==> 06-07: inputs <==
Design mem_ram, start of the top module:
module mem_ram (input clk, wren, 
                input [3:0] d11,input [3:0] d12,input [3:0] d13,input [3:0] d14,input [3:0] d15,input [3:0] d16,input [3:0] d17,input [3:0]d18,
					 input [3:0] d21,input [3:0] d22,input [3:0] d23,input [3:0] d24,input [3:0] d25,input [3:0] d26,input [3:0] d27,input [3:0]d28,
					 input [3:0] d31,input [3:0] d32,input [3:0] d33,input [3:0] d34,input [3:0] d35,input [3:0] d36,input [3:0] d37,input [3:0]d38,
					 input [3:0] d41,input [3:0] d42,input [3:0] d43,input [3:0] d44,input [3:0] d45,input [3:0] d46,input [3:0] d47,input [3:0]d48,
					 input [3:0] r1,input [3:0] r2,
					 input [3:0] r3,input [3:0] r4,
					 output [11:0] w_sum11,
					 output [11:0] w_sum12,
					 output [11:0] w_sum13,
					 output [11:0] w_sum14,
					 output [11:0] w_sum15,
					 output [11:0] w_sum16,
					 output [11:0] w_sum17,
					 output [11:0] w_sum18
					 );
clock: 6.54 ns
lec_check: 0
cap_margin: 40
core_margin: 2
core_utilization: 68
cts_cluster_size: 69
hold_slack_margin: 0.29
max_routing_layer: met5
setup_slack_margin: -0.51
slew_margin: 20
tns_end_percent: 55
run.sh (not shown) runs the stock make flow with config.mk's settings and CLKGATE_MAP_FILE=.
==> inputs of 10-13, as changes to 06-07 <==
Settings changed: CAP_MARGIN 40 to 0, CTS_CLUSTER_SIZE 69 to default, HOLD_SLACK_MARGIN 0.29 to -0.09, MAX_ROUTING_LAYER met5 to default, SETUP_SLACK_MARGIN -0.51 to default, TNS_END_PERCENT 55 to default.
==> flow/constraint.sdc (replaced) <==
create_clock -name core_clock -period 6.67 [get_ports {clk}]
set_input_delay 1.3340 -clock core_clock [delete_from_list [all_inputs] [get_ports {clk}]]
set_output_delay 1.3340 -clock core_clock [all_outputs]
set_load 0.01 [all_outputs]
==> inputs of 08-03, as changes to 06-07 <==
Settings changed: CAP_MARGIN 40 to 20, CORE_UTILIZATION 68 to 40, CTS_CLUSTER_SIZE 69 to default, HOLD_SLACK_MARGIN 0.29 to default, MAX_ROUTING_LAYER met5 to default, SETUP_SLACK_MARGIN -0.51 to default, TNS_END_PERCENT 55 to default.
==> flow/constraint.sdc (replaced) <==
create_clock -name core_clock -period 10.0 [get_ports {clk}]
set_input_delay 2.0000 -clock core_clock [delete_from_list [all_inputs] [get_ports {clk}]]
set_output_delay 2.0000 -clock core_clock [all_outputs]
set_load 0.01 [all_outputs]
==> summary of the runs <==
Core utilization: 10-13 is higher than 08-03 (45 points).
In 10-13 the clock-buffer cell count is higher than in 08-03, by 2.
In first-iteration DRC count, 10-13 is at 4.1 times the value of 08-03.
Sequential share of layout area: 08-03 is higher than 10-13 (1.9 points).
08-03 went through all stages and came out clean. 06-07 aborted during 5_1_grt, error ODB-0269. 10-13 ran to the end with violations: setup timing.
Cell count: 08-03 is larger than 10-13 (1.4%).
Of 10-13 and 08-03, 10-13 has the higher cell area (gap 14%, measured against 08-03).
==> figures <==
|  | 06-07 | 10-13 | 08-03 |
|---|---|---|---|
| Run status | stopped before the end | complete, but fails checks | complete, no violations |
| Failing step | 5_1_grt | - | - |
| Layout check failures | - | setup timing | - |
| Detail-routed via count per cell | - | 6.38 | 4.82 |
| Number of antenna diodes | - | 10 | 0 |
| Clock-cell share of area | - | 1.94% | 2.58% |
| Worst path slowest cell | - | fa_1 | clkdlybuf4s50_1 |
| Met3 wire length | - | 13,300 µm | 2110 µm |
| DRC viols | - | 0 | 0 |
| Gate Area | - | 0.0172 mm² | 0.0156 mm² |
| Startpoint of the worst hold path | - | d11[1] | d24[1] |
| Worst Path Arrival | - | 6.56 ns | 7.65 ns |
| Pre-CTS setup slack | -1.73 ns | -1.46 ns | 0.380 ns |
| Inverters | - | 575 | 575 |

========
==> build 35: inputs <==
==> flow/design.v <==
module mult(input [3:0] a, input [3:0] b, output reg [8:0] c
    );
always@(*)
c= a*b;
endmodule
module ad(input [8:0] a1, input [8:0] b1, output reg [9:0] c1
    );
always@(*)
c1= a1+b1;
endmodule
module ad2(input [8:0] a2, input [9:0] b2, output reg [10:0] c2
    );
always@(*)
c2= a2+b2;
endmodule
module ad3(input [8:0] a3, input [10:0] b3, output reg [11:0] c3
    );
always@(*)
c3= a3+b3;
endmodule
`timescale 1ns / 1ps
module mem_ram (input clk, wren, 
                input [3:0] d11,input [3:0] d12,input [3:0] d13,input [3:0] d14,input [3:0] d15,input [3:0] d16,input [3:0] d17,input [3:0]d18,
					 input [3:0] d21,input [3:0] d22,input [3:0] d23,input [3:0] d24,input [3:0] d25,input [3:0] d26,input [3:0] d27,input [3:0]d28,
					 input [3:0] d31,input [3:0] d32,input [3:0] d33,input [3:0] d34,input [3:0] d35,input [3:0] d36,input [3:0] d37,input [3:0]d38,
					 input [3:0] d41,input [3:0] d42,input [3:0] d43,input [3:0] d44,input [3:0] d45,input [3:0] d46,input [3:0] d47,input [3:0]d48,
					 input [3:0] r1,input [3:0] r2,
					 input [3:0] r3,input [3:0] r4,
					 output [11:0] w_sum11,
					 output [11:0] w_sum12,
					 output [11:0] w_sum13,
					 output [11:0] w_sum14,
					 output [11:0] w_sum15,
					 output [11:0] w_sum16,
					 output [11:0] w_sum17,
					 output [11:0] w_sum18
					 );
  reg [31:0] mem [3:0];  
  wire [8:0] p11, p21,p31,p41;
  wire [8:0] p12, p22,p32,p42;
  wire [8:0] p13, p23,p33,p43;
  wire [8:0] p14, p24,p34,p44;
  wire [8:0] p15, p25,p35,p45;
  wire [8:0] p16, p26,p36,p46;
  wire [8:0] p17, p27,p37,p47;
  wire [8:0] p18, p28,p38,p48;
wire [9:0] s11,s12,s13,s14,s15,s16,s17,s18;
wire [10:0] s21,s22,s23,s24,s25,s26,s27,s28;
wire [11:0] s31,s32,s33,s34,s35,s36,s37,s38;
  always @(posedge clk) 
      begin
            if (wren) begin
                mem[0][31-:4]<=d11;
					 mem[0][27-:4] <=d12;
					 mem[0][23-:4]<=d13;
					 mem[0][19-:4]<=d14;
					 mem[0][15-:4]<=d15;
					 mem[0][11-:4]<=d16;
					 mem[0][7-:4]<=d17;
					 mem[0][3-:4]<=d18;
					 mem[1][31-:4]<=d21;
					 mem[1][27-:4] <=d22;
					 mem[1][23-:4]<=d23;
					 mem[1][19-:4]<=d24;
					 mem[1][15-:4]<=d25;
					 mem[1][11-:4]<=d26;
					 mem[1][7-:4]<=d27;
					 mem[1][3-:4]<=d28;
					 mem[2][31-:4]<=d31;
					 mem[2][27-:4] <=d32;
					 mem[2][23-:4]<=d33;
					 mem[2][19-:4]<=d34;
					 mem[2][15-:4]<=d35;
					 mem[2][11-:4]<=d36;
					 mem[2][7-:4]<=d37;
					 mem[2][3-:4]<=d38;
					 mem[3][31-:4]<=d41;
					 mem[3][27-:4] <=d42;
					 mem[3][23-:4]<=d43;
					 mem[3][19-:4]<=d44;
					 mem[3][15-:4]<=d45;
					 mem[3][11-:4]<=d46;
					 mem[3][7-:4]<=d47;
					 mem[3][3-:4]<=d48;
            end
		end		 
generate
   mult m11(.a(r1),
				.b(mem[0][31-:4]),
				.c(p11) 
				);
	mult m21(
	         .a(r2),
				.b(mem[1][31-:4]),
				.c(p21)
	         );		
   mult m31(
	         .a(r3),
				.b(mem[2][31-:4]),
				.c(p31)
	         );		
   mult m41(
	         .a(r4),
				.b(mem[3][31-:4]), 
				.c(p41)
	         );	
  ad add11 ( 
            .a1(p11),
				.b1(p21),
				.c1(s11)
           );  
  ad2 add21 (
            .b2(s11),
				.a2(p31),
				.c2(s21)
          );
  ad3 add31 (
             .b3(s21),
				 .a3(p41),
				 .c3(s31)
				 );
    mult m12(.a(r1),
				.b(mem[0][27-:4]),
				.c(p12)
				);
	mult m22(
	         .a(r2),
				.b(mem[1][27-:4]),
				.c(p22)
	         );		
   mult m32(
	         .a(r3),
				.b(mem[2][27-:4]),
				.c(p32)
	         );		
   mult m42(
	         .a(r4),
				.b(mem[3][27-:4]), 
				.c(p42)
	         );	
  ad add12 ( 
            .a1(p12),
				.b1(p22),
				.c1(s12)
           );  
  ad2 add22 (
            .b2(s12),
				.a2(p32),
				.c2(s22)
          );
  ad3 add32 (
             .b3(s22),
				 .a3(p42),
				 .c3(s32)
				 );
   mult m13(.a(r1),
				.b(mem[0][23-:4]),
				.c(p13)
				);
	mult m23(
	         .a(r2),
				.b(mem[1][23-:4]),
				.c(p23)
	         );		
   mult m33(
	         .a(r3),
				.b(mem[2][23-:4]),
				.c(p33)
	         );		
   mult m43(
	         .a(r4),
				.b(mem[3][23-:4]), 
				.c(p43)
	         );	
  ad add13 ( 
            .a1(p13),
				.b1(p23),
				.c1(s13)
           );  
  ad2 add23 (
            .b2(s13),
				.a2(p33),
				.c2(s23)
          );
  ad3 add33 (
             .b3(s23),
				 .a3(p43),
				 .c3(s33)
				 );
  mult m14(.a(r1),
				.b(mem[0][19-:4]),
				.c(p14)
				);
	mult m24(
	         .a(r2),
				.b(mem[1][19-:4]),
				.c(p24)
	         );		
   mult m34(
	         .a(r3),
				.b(mem[2][19-:4]),
				.c(p34)
	         );		
   mult m44(
	         .a(r4),
				.b(mem[3][19-:4]), 
				.c(p44)
	         );	
  ad add14 ( 
            .a1(p14),
				.b1(p24),
				.c1(s14)
           );  
  ad2 add24 (
            .b2(s14),
				.a2(p34),
				.c2(s24)
          );
  ad3 add34 (
             .b3(s24),
				 .a3(p44),
				 .c3(s34)
				 );
  mult m15(.a(r1),
				.b(mem[0][15-:4]),
				.c(p15)
				);
	mult m25(
	         .a(r2),
				.b(mem[1][15-:4]),
				.c(p25)
	         );		
   mult m35(
	         .a(r3),
				.b(mem[2][15-:4]),
				.c(p35)
	         );		
   mult m45(
	         .a(r4),
				.b(mem[3][15-:4]), 
				.c(p45)
	         );	
  ad add15 ( 
            .a1(p15),
				.b1(p25),
				.c1(s15)
           );  
  ad2 add25 (
            .b2(s15),
				.a2(p35),
				.c2(s25)
          );
  ad3 add35 (
             .b3(s25),
				 .a3(p45),
				 .c3(s35)
				 );
   mult m16(.a(r1),
				.b(mem[0][11-:4]),
				.c(p16)
				);
	mult m26(
	         .a(r2),
				.b(mem[1][11-:4]),
				.c(p26)
	         );		
   mult m36(
	         .a(r3),
				.b(mem[2][11-:4]),
				.c(p36)
	         );		
   mult m46(
	         .a(r4),
				.b(mem[3][11-:4]), 
				.c(p46)
	         );	
  ad add16 ( 
            .a1(p16),
				.b1(p26),
				.c1(s16)
           );  
  ad2 add26 (
            .b2(s16),
				.a2(p36),
				.c2(s26)
          );
  ad3 add36 (
             .b3(s26),
				 .a3(p46),
				 .c3(s36)
				 );
   mult m17(.a(r1),
				.b(mem[0][7-:4]),
				.c(p17)
				);
	mult m27(
	         .a(r2),
				.b(mem[1][7-:4]),
				.c(p27)
	         );		
   mult m37(
	         .a(r3),
				.b(mem[2][7-:4]),
				.c(p37)
	         );		
   mult m47(
	         .a(r4),
				.b(mem[3][7-:4]), 
				.c(p47)
	         );	
  ad add17 ( 
            .a1(p17),
				.b1(p27),
				.c1(s17)
           );  
  ad2 add27 (
            .b2(s17),
				.a2(p37),
				.c2(s27)
          );
  ad3 add37 (
             .b3(s27),
				 .a3(p47),
				 .c3(s37)
				 );
  mult m18(.a(r1),
				.b(mem[0][3-:4]),
				.c(p18)
				);
	mult m28(
	         .a(r2),
				.b(mem[1][3-:4]),
				.c(p28)
	         );		
   mult m38(
	         .a(r3),
				.b(mem[2][3-:4]),
				.c(p38)
	         );		
   mult m48(
	         .a(r4),
				.b(mem[3][3-:4]), 
				.c(p48)
	         );	
  ad add18 ( 
            .a1(p18),
				.b1(p28),
				.c1(s18)
           );  
  ad2 add28 (
            .b2(s18),
				.a2(p38),
				.c2(s28)
          );
  ad3 add38 (
             .b3(s28),
				 .a3(p48),
				 .c3(s38)
				 );
assign w_sum11 =s31;
assign w_sum12 =s32;
assign w_sum13 =s33;
assign w_sum14 =s34;
assign w_sum15 =s35;
assign w_sum16 =s36;
assign w_sum17 =s37;
assign w_sum18 =s38;
endgenerate
endmodule
==> flow/run.sh <==
#!/bin/bash
# the make line also repeats each setting of config.mk as NAME=value (left out here)
make -C /OpenROAD-flow-scripts/flow DESIGN_CONFIG=/design/flow/config.mk WORK_HOME=/design/flow/orfs CLKGATE_MAP_FILE= finish
==> flow/config.mk <==
export PLATFORM = sky130hd
export DESIGN_NAME = mem_ram
export DESIGN_NICKNAME = mem_ram
export VERILOG_FILES = /design/flow/design.v
export SDC_FILE = /design/flow/constraint.sdc
export NUM_CORES = 4
export LEC_CHECK = 0
export CAP_MARGIN = 40
export CORE_MARGIN = 6
export CORE_UTILIZATION = 54
export GPL_TIMING_DRIVEN = 1
export PLACE_DENSITY = 0.82
export SETUP_SLACK_MARGIN = -0.77
export SLEW_MARGIN = 20
export TNS_END_PERCENT = 55
==> flow/constraint.sdc <==
create_clock -name core_clock -period 11.2 [get_ports {clk}]
set_input_delay 2.2400 -clock core_clock [delete_from_list [all_inputs] [get_ports {clk}]]
set_output_delay 2.2400 -clock core_clock [all_outputs]
set_load 0.01 [all_outputs]
==> inputs of build 10, as changes to build 35 <==
==> flow/config.mk (replaced) <==
export PLATFORM = sky130hd
export DESIGN_NAME = mem_ram
export DESIGN_NICKNAME = mem_ram
export VERILOG_FILES = /design/flow/design.v
export SDC_FILE = /design/flow/constraint.sdc
export NUM_CORES = 4
export LEC_CHECK = 0
export CAP_MARGIN = 20
export CORE_MARGIN = 2
export CORE_UTILIZATION = 40
export SLEW_MARGIN = 20
==> flow/constraint.sdc (replaced) <==
create_clock -name core_clock -period 9.71 [get_ports {clk}]
set_input_delay 1.9420 -clock core_clock [delete_from_list [all_inputs] [get_ports {clk}]]
set_output_delay 1.9420 -clock core_clock [all_outputs]
set_load 0.01 [all_outputs]
==> results <==
- Against build 10, the utilization of build 35 is higher by 16 points.
- Design area: build 35 is lower than build 10 (1.3%).
- Between build 10 and build 35, the lower non-clock buffer count is in build 10 (gap 1).
- Area after synthesis is the same in build 35 and build 10.
- Against build 10, the critical path depth of build 35 is lower by 1.
- Sequential cell count is the same in build 35 and build 10.
- Of build 10 and build 35, build 35 has the higher sequential share of layout area (gap 0.19 points).
- Of build 10 and build 35, build 35 has the higher first-iteration DRC count (gap 29%, measured against build 35).

========
==> v24 <==
// mem_ram: RTL as listed in full above, without the edits since
export LEC_CHECK = 0
export CAP_MARGIN = 20
export CORE_MARGIN = 2
export CORE_UTILIZATION = 57
export SLEW_MARGIN = 20
create_clock -name core_clock -period 5.35 [get_ports {clk}]
==> v22 (differences from v24) <==
- CORE_ASPECT_RATIO: not set -> 1.94
- CORE_UTILIZATION: 57 -> 40
- CTS_CLUSTER_DIAMETER: not set -> 329
- CTS_CLUSTER_SIZE: not set -> 44
- SLEW_MARGIN: 20 -> 35
==> flow/constraint.sdc (replaced) <==
create_clock -name core_clock -period 10.0 [get_ports {clk}]
set_input_delay 2.0000 -clock core_clock [delete_from_list [all_inputs] [get_ports {clk}]]
set_output_delay 2.0000 -clock core_clock [all_outputs]
set_load 0.01 [all_outputs]
==> v38 (differences from v24) <==
- CAP_MARGIN: 20 -> 0
- CORE_UTILIZATION: 57 -> 70
- CTS_CLUSTER_SIZE: not set -> 50
- HOLD_SLACK_MARGIN: not set -> -0.08
- SETUP_SLACK_MARGIN: not set -> 1.52
==> flow/constraint.sdc (replaced) <==
create_clock -name core_clock -period 6.67 [get_ports {clk}]
set_input_delay 1.3340 -clock core_clock [delete_from_list [all_inputs] [get_ports {clk}]]
set_output_delay 1.3340 -clock core_clock [all_outputs]
set_load 0.01 [all_outputs]
==> results <==
Against v24, the non-clock buffer count of v22 is lower by 324.
v38 stopped in clock tree synthesis (4_1_cts), error DPL-0033. v24 produced a layout that fails on negative setup slack. v22 completed without violations.
Between v22 and v24, the lower design area is in v22 (gap 16%, measured against v24).
Worst hold slack: v24 is lower than v22 (0.89 ns).
Between v22 and v24, the lower via count is in v22 (gap 9.2%, measured against v24).
In sequential cell count, v22 and v24 do not differ.
In clock-buffer cell count, v22 and v24 do not differ.
Of v22 and v24, v24 has the higher utilization (gap 33 points).
Against v24, the global-route usage of v22 is lower by 12 points.
